==> job 7202: inputs <==
==> flow/design.v <==
`timescale 1ns / 1ps
module decoder(
    input [1:0] in,
    output reg [3:0] out
    );
    always @(*) begin
        case(in)
            2'b00: out = 4'b1000;
            2'b01: out = 4'b0100;
            2'b10: out = 4'b0010;
            2'b11: out = 4'b0001;
        endcase
    end
endmodule
`timescale 1ns / 1ps
module ARITHMATIC_UNIT #(parameter width = 16)(
    input [width - 1:0] A,
    input [width - 1:0] B,
    input [1:0] ALU_FUN,
    input clk,rst,
    input Arith_Enable,
    output reg [width - 1:0] Arith_OUT,
    output reg Carry_OUT,
    output reg Arith_Flag
    );
    always@(posedge clk or negedge rst) begin
        if (!rst) begin
            Arith_OUT <= 0;
            Arith_Flag <= 0;
            Carry_OUT <= 0;        
        end
        else if (Arith_Enable) begin
            Arith_OUT <= 0;
            Carry_OUT <= 0;
            Arith_Flag <= 1;
            case (ALU_FUN)
                2'b00:
                begin
                    {Carry_OUT,Arith_OUT} <= A+B;
                end
                2'b01:
                begin
                    {Carry_OUT,Arith_OUT} <= A-B;
                end
                2'b10:
                begin
                    {Carry_OUT,Arith_OUT} <= A*B;
                end                
                2'b11:
                begin
                    {Carry_OUT,Arith_OUT} <= (B == 0) ? {1'b0, {width{1'b1}}} : A/B;
                end                
            endcase
        end
        else begin
            Arith_OUT <= 0;
            Arith_Flag <= 0;
            Carry_OUT <= 0;            
        end
    end
endmodule
`timescale 1ns / 1ps
module Logic_Unit #(parameter width = 16)(
    input [width - 1:0] A,
    input [width - 1:0] B,
    input [1:0] ALU_FUN,
    input clk,rst,
    input Logic_Enable,
    output reg [width - 1:0] Logic_OUT,
    output reg Logic_Flag
    );
 always@(posedge clk or negedge rst) begin
        if (!rst) begin
            Logic_OUT <= 0;
            Logic_Flag <= 0;
        end
        else if (Logic_Enable) begin
            Logic_OUT <= 0;
            Logic_Flag <= 1;
            case (ALU_FUN)
                2'b00:
                begin
                    Logic_OUT <= A&B;
                end
                2'b01:
                begin
                    Logic_OUT <= A|B;
                end
                2'b10:
                begin
                    Logic_OUT <= ~(A&B);
                end                
                2'b11:
                begin
                    Logic_OUT <= ~(A|B);
                end                
            endcase
        end
        else begin
            Logic_OUT <= 0;
            Logic_Flag <= 0;
        end
    end
endmodule
`timescale 1ns / 1ps
module CMP_Unit #(parameter width = 16)(
    input [width - 1:0] A,
    input [width - 1:0] B,
    input [1:0] ALU_FUN,
    input clk,rst,
    input CMP_Enable,
    output reg [width - 1:0] CMP_OUT,
    output reg CMP_Flag
    );
always@(posedge clk or negedge rst) begin
        if (!rst) begin
            CMP_OUT <= 0;
            CMP_Flag <= 0;
        end
        else if (CMP_Enable) begin
            CMP_OUT <= 0;
            CMP_Flag <= 1;
            case (ALU_FUN)
                2'b00:
                begin
                    CMP_OUT <= 0;
                end
                2'b01:
                begin
                    CMP_OUT <= (A==B);
                end
                2'b10:
                begin
                    CMP_OUT <= (A>B)? 2:0;
                end                
                2'b11:
                begin
                    CMP_OUT <= (A<B)? 3:0;
                end                
            endcase
        end
        else begin
            CMP_OUT <= 0;
            CMP_Flag <= 0;
        end
    end
endmodule
`timescale 1ns / 1ps
module Shift_Unit #(parameter width = 16)(
    input [width - 1:0] A,
    input [width - 1:0] B,
    input [1:0] ALU_FUN,
    input clk,rst,
    input Shift_Enable,
    output reg [width - 1:0] Shift_OUT,
    output reg Shift_Flag
    );
always@(posedge clk or negedge rst) begin
        if (!rst) begin
            Shift_OUT <= 0;
            Shift_Flag <= 0;
        end
        else if (Shift_Enable) begin
            Shift_OUT <= 0;
            Shift_Flag <= 1;
            case (ALU_FUN)
                2'b00:
                begin
                    Shift_OUT <= A>>1;
                end
                2'b01:
                begin
                    Shift_OUT <= A<<1;
                end
                2'b10:
                begin
                    Shift_OUT <= B>>1;
                end                
                2'b11:
                begin
                    Shift_OUT <= B<<1;
                end                
            endcase
        end
        else begin
            Shift_OUT <= 0;
            Shift_Flag <= 0;
        end
    end
endmodule
`timescale 1ns / 1ps
module ALU_TOP #(parameter width = 16)(
    input [width - 1:0] A,
    input [width - 1:0] B,
    input [3:0] ALU_FUN,
    input clk,rst,
    output  [width - 1:0] Arith_OUT,
    output  Carry_OUT,
    output  Arith_Flag,
    output  [width - 1:0] Logic_OUT,
    output  Logic_Flag,
    output  [width - 1:0] CMP_OUT,
    output  CMP_Flag,
    output  [width - 1:0] Shift_OUT,
    output  Shift_Flag
    );
wire [3:0] enables;
decoder d0 (ALU_FUN[3:2],enables);
ARITHMATIC_UNIT #(width) d1 (A,B,ALU_FUN[1:0],clk,rst,enables[3],Arith_OUT,Carry_OUT,Arith_Flag);
Logic_Unit #(width) d2 (A,B,ALU_FUN[1:0],clk,rst,enables[2],Logic_OUT,Logic_Flag);
CMP_Unit #(width) d3 (A,B,ALU_FUN[1:0],clk,rst,enables[1],CMP_OUT,CMP_Flag);
Shift_Unit #(width) d4 (A,B,ALU_FUN[1:0],clk,rst,enables[0],Shift_OUT,Shift_Flag);
endmodule
==> flow/run.sh <==
#!/bin/bash
# the make line also repeats each setting of config.mk as NAME=value (left out here)
make -C /OpenROAD-flow-scripts/flow DESIGN_CONFIG=/design/flow/config.mk WORK_HOME=/design/flow/orfs CLKGATE_MAP_FILE= finish
==> flow/config.mk <==
export PLATFORM = sky130hd
export DESIGN_NAME = ALU_TOP
export DESIGN_NICKNAME = ALU_TOP
export VERILOG_FILES = /design/flow/design.v
export SDC_FILE = /design/flow/constraint.sdc
export NUM_CORES = 4
export LEC_CHECK = 0
export CAP_MARGIN = 5
export CELL_PAD_IN_SITES_GLOBAL_PLACEMENT = 0
export CORE_MARGIN = 2
export CORE_UTILIZATION = 68
export CTS_CLUSTER_DIAMETER = 31
export SETUP_SLACK_MARGIN = 5.0
export SLEW_MARGIN = 20
export TNS_END_PERCENT = 90
==> flow/constraint.sdc <==
create_clock -name core_clock -period 33.9 [get_ports {clk}]
set_input_delay 6.7800 -clock core_clock [delete_from_list [all_inputs] [get_ports {clk}]]
set_output_delay 6.7800 -clock core_clock [all_outputs]
set_load 0.01 [all_outputs]
==> inputs of job 5888, as changes to job 7202 <==
Settings changed: CORE_UTILIZATION 68 to 66, CTS_CLUSTER_DIAMETER 31 to not set, SETUP_SLACK_MARGIN 5.0 to -2.0, TNS_END_PERCENT 90 to 30.
==> flow/constraint.sdc (replaced) <==
create_clock -name core_clock -period 33.4 [get_ports {clk}]
set_input_delay 6.6800 -clock core_clock [delete_from_list [all_inputs] [get_ports {clk}]]
set_output_delay 6.6800 -clock core_clock [all_outputs]
set_load 0.01 [all_outputs]
==> inputs of job 1592, as changes to job 7202 <==
Settings changed: CORE_UTILIZATION 68 to 55, CTS_CLUSTER_DIAMETER 31 to not set, PLACE_DENSITY_LB_ADDON set to 0.14, SETUP_SLACK_MARGIN 5.0 to not set, TNS_END_PERCENT 90 to 30.
==> flow/constraint.sdc (replaced) <==
create_clock -name core_clock -period 57.9 [get_ports {clk}]
set_input_delay 11.5800 -clock core_clock [delete_from_list [all_inputs] [get_ports {clk}]]
set_output_delay 11.5800 -clock core_clock [all_outputs]
set_load 0.01 [all_outputs]
==> run summary <==
Reports from this run.

- Routing resource usage on met1 recorded by global route was 55.2%.
- In this run the core area contains about 57 standard-cell rows.
- The area of the core region is 0.0243 mm².
- The floorplan core density is between 60% and 70%.
- The number of endpoints failing setup at the final stage is 1.
- The run finished, with violations left.
- The chip height reads 161 µm.
- The aggregate global routing overflow reads 0.
- The post-place instance area reads 0.0182 mm².
- The number of gates resized after CTS is 0.
- The violated checks flagged are negative setup slack.
- The met3 track utilization from global routing reads 10.2%.
- The final setup slack of the worst path is -0.448 ns.
Source of the figures above: job 5888

==> run summary <==
Reports from this run.

- The flow ran to the end and the layout has no timing, DRC or antenna violations.
- The number of gates resized after CTS is 0.
- The met3 track utilization from global routing reads 6.63%.
- The post-place instance area reads roughly 0.018 mm².
- The number of endpoints failing setup at the final stage is 0.
- The aggregate global routing overflow reads 0.
- The area of the core region is between 0.02 and 0.03 mm².
- The die is 177 µm tall.
Source of the figures above: job 1592

==> run summary <==
Reports from this run.

- The synthesized netlist was found by Yosys to have around 2,100 cells.
- The met3 track utilization from global routing reads 55.6%.
- The Yosys chip area reads 0.0164 mm².
- Detailed placement ended at an HPWL of 46,100 µm.
- The number of gates resized after CTS is roughly 230.
- Per the OpenROAD floorplan log, the area of the core is 0.0235 mm².
- The chip height is about 160 µm.
- The standard-cell row count is 56.
- The tool reported: "[ERROR GRT-0232] Routing congestion too high. Check the congestion heatmap in the GUI".
- It got as far as global routing (5_1_grt) and failed there.
- The floorplan core density is 69.5%.
- For met1 alone, demand over resource in global routing was 73.3%.
- The post-place instance area reads 0.0183 mm².
- The run stopped with a tool error.
Source of the figures above: job 7202


---

==> try-violet: inputs <==
Starts from the design.v that is shown in full above.
clock: 57.9 ns
lec_check: 0
cap_margin: 5
cell_pad_in_sites_global_placement: 0
core_margin: 2
core_utilization: 55
cts_cluster_diameter: 267
cts_cluster_size: 100
place_density: 0.91
slew_margin: 20
tns_end_percent: 30
run.sh (not shown) runs the stock make flow with config.mk's settings and CLKGATE_MAP_FILE=.
==> inputs of try-willow, as changes to try-violet <==
Settings changed: CAP_MARGIN 5 to 25, CELL_PAD_IN_SITES_DETAIL_PLACEMENT set to 1, CTS_CLUSTER_DIAMETER 267 to 344, CTS_CLUSTER_SIZE 100 to unset, GPL_ROUTABILITY_DRIVEN set to 0, GPL_TIMING_DRIVEN set to 0, MIN_ROUTING_LAYER set to met2, PLACE_DENSITY 0.91 to unset, PLACE_DENSITY_LB_ADDON set to 0.14, SETUP_SLACK_MARGIN set to -2.0, SLEW_MARGIN 20 to 10, TNS_END_PERCENT 30 to 80.
==> results <==
- try-violet finished clean. try-willow died in global routing.
- Area after synthesis is the same in try-violet and try-willow.
- In die area, try-willow and try-violet do not differ.
- Synthesized cell count is the same in try-violet and try-willow.
